Design inexact_filter, start of the top module:
module inexact_filter
# (parameter COUNT= 256) 
(input [7:0] Pixel_in,
input  clk,
output [7:0] Median
);
For scale: ~5000 cells after synthesis, ~4200 flip-flops, roughly 89000 sq um of cells after synthesis.
clock: 10.7 ns
lec_check: 0
cap_margin: 20
core_margin: 2
core_utilization: 44
slew_margin: 20
run.sh (not shown) runs the stock make flow with config.mk's settings and CLKGATE_MAP_FILE=.
Then changed:
--- a/flow/config.mk
+++ b/flow/config.mk
@@ -7,0 +8 @@
+export ABC_AREA = 1
@@ -10 +11,4 @@
-export CORE_UTILIZATION = 44
+export CORE_UTILIZATION = 70
+export CTS_CLUSTER_SIZE = 15
+export GPL_ROUTABILITY_DRIVEN = 0
+export SETUP_SLACK_MARGIN = 0.49
==> flow/constraint.sdc (replaced) <==
create_clock -name core_clock -period 4.22 [get_ports {clk}]
set_input_delay 0.8440 -clock core_clock [delete_from_list [all_inputs] [get_ports {clk}]]
set_output_delay 0.8440 -clock core_clock [all_outputs]
set_load 0.01 [all_outputs]
The new run ended with an error in global routing (5_1_grt), error DPL-0033.
Die area shrinks by well over a third.
Synthesized cell count went down slightly.
Area after synthesis decreases slightly.
Then changed:
--- a/flow/config.mk
+++ b/flow/config.mk
@@ -11,5 +11,3 @@
-export CORE_UTILIZATION = 70
-export CTS_CLUSTER_SIZE = 15
-export GPL_ROUTABILITY_DRIVEN = 0
-export SETUP_SLACK_MARGIN = 0.49
-export SLEW_MARGIN = 20
+export CORE_UTILIZATION = 72
+export SETUP_SLACK_MARGIN = 0.23
+export SLEW_MARGIN = 5
==> flow/constraint.sdc (replaced) <==
create_clock -name core_clock -period 6.27 [get_ports {clk}]
set_input_delay 1.2540 -clock core_clock [delete_from_list [all_inputs] [get_ports {clk}]]
set_output_delay 1.2540 -clock core_clock [all_outputs]
set_load 0.01 [all_outputs]
What happened:
- The changed run never finished: it broke off in clock tree synthesis (4_1_cts)
- die area went down by 2.7%
- synthesized area is unchanged
- synthesized cell count is unchanged
Then changed:
--- a/flow/config.mk
+++ b/flow/config.mk
@@ -12,2 +12,5 @@
-export SETUP_SLACK_MARGIN = 0.23
-export SLEW_MARGIN = 5
+export CTS_CLUSTER_DIAMETER = 385
+export CTS_CLUSTER_SIZE = 15
+export GPL_ROUTABILITY_DRIVEN = 0
+export SETUP_SLACK_MARGIN = 0.71
+export SLEW_MARGIN = 20
==> flow/constraint.sdc (replaced) <==
create_clock -name core_clock -period 4.22 [get_ports {clk}]
set_input_delay 0.8440 -clock core_clock [delete_from_list [all_inputs] [get_ports {clk}]]
set_output_delay 0.8440 -clock core_clock [all_outputs]
set_load 0.01 [all_outputs]
Effect: The new run stopped in clock tree synthesis (4_1_cts). Die size is unchanged. Area after synthesis is unchanged. Synthesized cell count is unchanged.
Then changed:
--- a/flow/config.mk
+++ b/flow/config.mk
@@ -8 +7,0 @@
-export ABC_AREA = 1
@@ -11,5 +10,2 @@
-export CORE_UTILIZATION = 72
-export CTS_CLUSTER_DIAMETER = 385
-export CTS_CLUSTER_SIZE = 15
-export GPL_ROUTABILITY_DRIVEN = 0
-export SETUP_SLACK_MARGIN = 0.71
+export CORE_UTILIZATION = 64
+export CTS_CLUSTER_SIZE = 34
==> flow/constraint.sdc (replaced) <==
create_clock -name core_clock -period 9.03 [get_ports {clk}]
set_input_delay 1.8060 -clock core_clock [delete_from_list [all_inputs] [get_ports {clk}]]
set_output_delay 1.8060 -clock core_clock [all_outputs]
set_load 0.01 [all_outputs]
This time the run completed and failed the layout checks on setup timing.
Area after synthesis went up by 1.6%.
Synthesized cell count went up by 0.83%.
Die area went up by 14%.
Then changed:
--- a/flow/config.mk
+++ b/flow/config.mk
@@ -10,2 +10 @@
-export CORE_UTILIZATION = 64
-export CTS_CLUSTER_SIZE = 34
+export CORE_UTILIZATION = 40
==> flow/constraint.sdc (replaced) <==
create_clock -name core_clock -period 10.7 [get_ports {clk}]
set_input_delay 2.1400 -clock core_clock [delete_from_list [all_inputs] [get_ports {clk}]]
set_output_delay 2.1400 -clock core_clock [all_outputs]
set_load 0.01 [all_outputs]
The new run finished with timing, DRC and antenna clean.
Flip-flop count stays the same.
Final area climbs by about 1.4%.
Area after synthesis does not change.
Final cell count grows by about 14%.
Register-to-register slack is better by 1.8 ns.
Total power went down by 15%.
Die size grows by 59%.

---

== PW ==
The RTL this note starts from:
==> flow/design.v <==
`timescale 1ns / 1ps
module EC(
input H0,L0,EC_prev,H1,  
output EC_out,EC_next 
    );
wire w;  
assign w = ~(H0 | L0);
assign EC_next = (w & EC_prev);
assign EC_out = (EC_next & H1);
endmodule
`timescale 1ns / 1ps
module TBC(
input X0,X1,Y0,Y1,  
output H,L  
    );
assign H = ((X0) & (!Y1)) | (X1 & (!Y1)) | (X1 & (!Y0));
assign L = (!X1) & Y1;
endmodule
`timescale 1ns / 1ps
module mux8bit(
input sel,
input [7:0]I1,I0,
output [7:0]Y
    );
assign Y = sel ? I1 : I0;
endmodule
`timescale 1ns / 1ps
module TDS(
input [7:0]P0,P1,P2,
output [7:0]Min,Med,Max
    );
wire [20:0]w;
wire [5:0]EC_next;
wire [8:0]EC_out;
wire [2:0]mux_sel;
wire [7:0]Temp_max,Temp_min_1,Temp_min_2;
TBC TBC_1_MSB_67(.X0(P0[6]),.X1(P0[7]),.Y0(P1[6]),.Y1(P1[7]),.H(w[0]),.L(w[1]));
TBC TBC_1_BITS45(.X0(P0[4]),.X1(P0[5]),.Y0(P1[4]),.Y1(P1[5]),.H(w[2]),.L(w[3]));
TBC TBC_1_BITS23(.X0(P0[2]),.X1(P0[3]),.Y0(P1[2]),.Y1(P1[3]),.H(w[4]),.L(w[5]));
TBC TBC_1_LSB_01(.X0(P0[0]),.X1(P0[1]),.Y0(P1[0]),.Y1(P1[1]),.H(w[6]),.L());
EC EC_1_MSB_45(.H0(w[0]),.L0(w[1]),.EC_prev(1'b1),.H1(w[2]),.EC_next(EC_next[0]),.EC_out(EC_out[0]));
EC EC_1_BITS23(.H0(w[2]),.L0(w[3]),.EC_prev(EC_next[0]),.H1(w[4]),.EC_next(EC_next[1]),.EC_out(EC_out[1]));
EC EC_1_LSB_01(.H0(w[4]),.L0(w[5]),.EC_prev(EC_next[1]),.H1(w[6]),.EC_next(),.EC_out(EC_out[2]));
assign mux_sel[0] = EC_out[0] | EC_out[1] | EC_out[2] | w[0];  
mux8bit m_1_min(.sel(mux_sel[0]),.I1(P1),.I0(P0),.Y(Temp_min_1));
mux8bit m_1_max(.sel(mux_sel[0]),.I1(P0),.I0(P1),.Y(Temp_max));
TBC TBC_2_MSB_67(.X0(Temp_max[6]),.X1(Temp_max[7]),.Y0(P2[6]),.Y1(P2[7]),.H(w[7]),.L(w[8]));
TBC TBC_2_BITS45(.X0(Temp_max[4]),.X1(Temp_max[5]),.Y0(P2[4]),.Y1(P2[5]),.H(w[9]),.L(w[10]));
TBC TBC_2_BITS23(.X0(Temp_max[2]),.X1(Temp_max[3]),.Y0(P2[2]),.Y1(P2[3]),.H(w[11]),.L(w[12]));
TBC TBC_2_LSB_01(.X0(Temp_max[0]),.X1(Temp_max[1]),.Y0(P2[0]),.Y1(P2[1]),.H(w[13]),.L());
EC EC_2_MSB_45(.H0(w[7]),.L0(w[8]),.EC_prev(1'b1),.H1(w[9]),.EC_next(EC_next[2]),.EC_out(EC_out[3]));
EC EC_2_BITS23(.H0(w[9]),.L0(w[10]),.EC_prev(EC_next[2]),.H1(w[11]),.EC_next(EC_next[3]),.EC_out(EC_out[4]));
EC EC_2_LSB_01(.H0(w[11]),.L0(w[12]),.EC_prev(EC_next[3]),.H1(w[13]),.EC_next(),.EC_out(EC_out[5]));
assign mux_sel[1] = EC_out[3] | EC_out[4] | EC_out[5] | w[7];
mux8bit m_2_min(.sel(mux_sel[1]),.I1(P2),.I0(Temp_max),.Y(Temp_min_2));
mux8bit m_2_max(.sel(mux_sel[1]),.I1(Temp_max),.I0(P2),.Y(Max));  
TBC TBC_3_MSB_67(.X0(Temp_min_1[6]),.X1(Temp_min_1[7]),.Y0(Temp_min_2[6]),.Y1(Temp_min_2[7]),.H(w[14]),.L(w[15]));
TBC TBC_3_BITS45(.X0(Temp_min_1[4]),.X1(Temp_min_1[5]),.Y0(Temp_min_2[4]),.Y1(Temp_min_2[5]),.H(w[16]),.L(w[17]));
TBC TBC_3_BITS23(.X0(Temp_min_1[2]),.X1(Temp_min_1[3]),.Y0(Temp_min_2[2]),.Y1(Temp_min_2[3]),.H(w[18]),.L(w[19]));
TBC TBC_3_LSB_01(.X0(Temp_min_1[0]),.X1(Temp_min_1[1]),.Y0(Temp_min_2[0]),.Y1(Temp_min_2[1]),.H(w[20]),.L());
EC EC_3_MSB_45(.H0(w[14]),.L0(w[15]),.EC_prev(1'b1),.H1(w[16]),.EC_next(EC_next[4]),.EC_out(EC_out[6]));
EC EC_3_BITS23(.H0(w[16]),.L0(w[17]),.EC_prev(EC_next[4]),.H1(w[18]),.EC_next(EC_next[5]),.EC_out(EC_out[7]));
EC EC_3_LSB_01(.H0(w[18]),.L0(w[19]),.EC_prev(EC_next[5]),.H1(w[20]),.EC_next(),.EC_out(EC_out[8]));
assign mux_sel[2] = EC_out[6] | EC_out[7] | EC_out[8] | w[14];
mux8bit m_3_min(.sel(mux_sel[2]),.I1(Temp_min_2),.I0(Temp_min_1),.Y(Min));  
mux8bit m_3_max(.sel(mux_sel[2]),.I1(Temp_min_1),.I0(Temp_min_2),.Y(Med));  
endmodule
`timescale 1ns / 1ps
module inexact_filter
# (parameter COUNT= 256) 
(input [7:0] Pixel_in,
input  clk,
output [7:0] Median
);
    reg [7:0]  line_buff1 [COUNT-1:0];
    reg [7:0]  line_buff2 [COUNT-1:0];
    reg [7:0]  R1_Max,R1_Med,R1_Min,R2_Max,R2_Med,R2_Min,Buffer_reg;
    wire [7:0] Min,Max,Med,Last_Max,Last_Med,Last_Min;
    integer i;
    always @(posedge clk)begin
    Buffer_reg <= Pixel_in;
    end
    always @ (posedge clk)
    begin
    line_buff2[COUNT-1] <= Buffer_reg;
    line_buff1[COUNT-1] <= line_buff2[0];
    for ( i=0 ; i<COUNT-1; i=i+1 )
        line_buff2[i] <= line_buff2[i+1];
    for ( i=0 ; i<COUNT-1; i=i+1 )
         line_buff1[i] <= line_buff1[i+1];
    end 
    TDS tds1_1(.P0(line_buff1[0]),.P1(line_buff2[0]),.P2(Buffer_reg),.Min(Min),.Max(Max),.Med(Med));
    always @(posedge clk) begin
    R1_Max <= Max;
    R1_Med <= Med;
    R1_Min <= Min;
    end
    always @(posedge clk) begin
    R2_Max <= R1_Max;
    R2_Med <= R1_Med;
    R2_Min <= R1_Min;
    end
    TDS tds2_1(.P0(Max),.P1(R1_Max),.P2(R2_Max),.Min(Last_Min),.Max(),.Med());
    TDS tds2_2(.P0(Med),.P1(R1_Med),.P2(R2_Med),.Min(),.Max(),.Med(Last_Med));
    TDS tds2_3(.P0(Min),.P1(R1_Min),.P2(R2_Min),.Min(),.Max(Last_Max),.Med());
    TDS tds_f(.P0(Last_Min),.P1(Last_Med),.P2(Last_Max),.Min(),.Max(),.Med(Median));
    endmodule
clock: 7.83 ns
lec_check: 0
abc_area: 1
cap_margin: 20
core_margin: 2
core_utilization: 72
cts_cluster_diameter: 88
gpl_timing_driven: 1
place_density_lb_addon: 0.02
setup_slack_margin: -0.78
slew_margin: 30
PW: it failed with a tool error in clock tree synthesis, so there are no final results.
#### Input delta (TR over PW)
- removing CTS_CLUSTER_DIAMETER (formerly 88)
- setting CTS_CLUSTER_SIZE to 14 for the first time
- changing SETUP_SLACK_MARGIN from -0.78 to 0.87
- removing GPL_TIMING_DRIVEN (formerly 1)
- changing SLEW_MARGIN from 30 to 5
- removing PLACE_DENSITY_LB_ADDON (formerly 0.02)
- changing the clock period (ns, I/O delays scaled along) from 7.83 to 6.27
==> results <==
Seen in the log of TR: DPL-0033 during clock tree synthesis, after which the run never completed. Comparing PW against TR, there is no change at all in effective utilization at floorplan. For share of synthesized cell area in and-or and or-and compound cells, TR and PW come out practically identical. Diff TR..PW | synthesized-area fraction occupied by and/or/nand/nor cells | unchanged. Overall die area: TR vs PW identical. Going from PW to TR, the cell area reported after detailed placement was found to have gone up by 0.34%. Diff TR and PW: post-placement setup slack lower in TR. As far as placeable core region goes, TR and PW are indistinguishable; the numbers are identical. Re combined area of all synthesized cells: no difference whatsoever between PW and TR. Between PW and TR, the flow reports weighted congestion reported at the end of routability-driven placement increasing by a few percent. Between TR and PW, placed cell count is lower for PW, TR comes in above that. There was hardly any difference in instance count of the mapped netlist between PW and TR.
Power figures rest on the tool's default switching activity, not on a simulated workload.
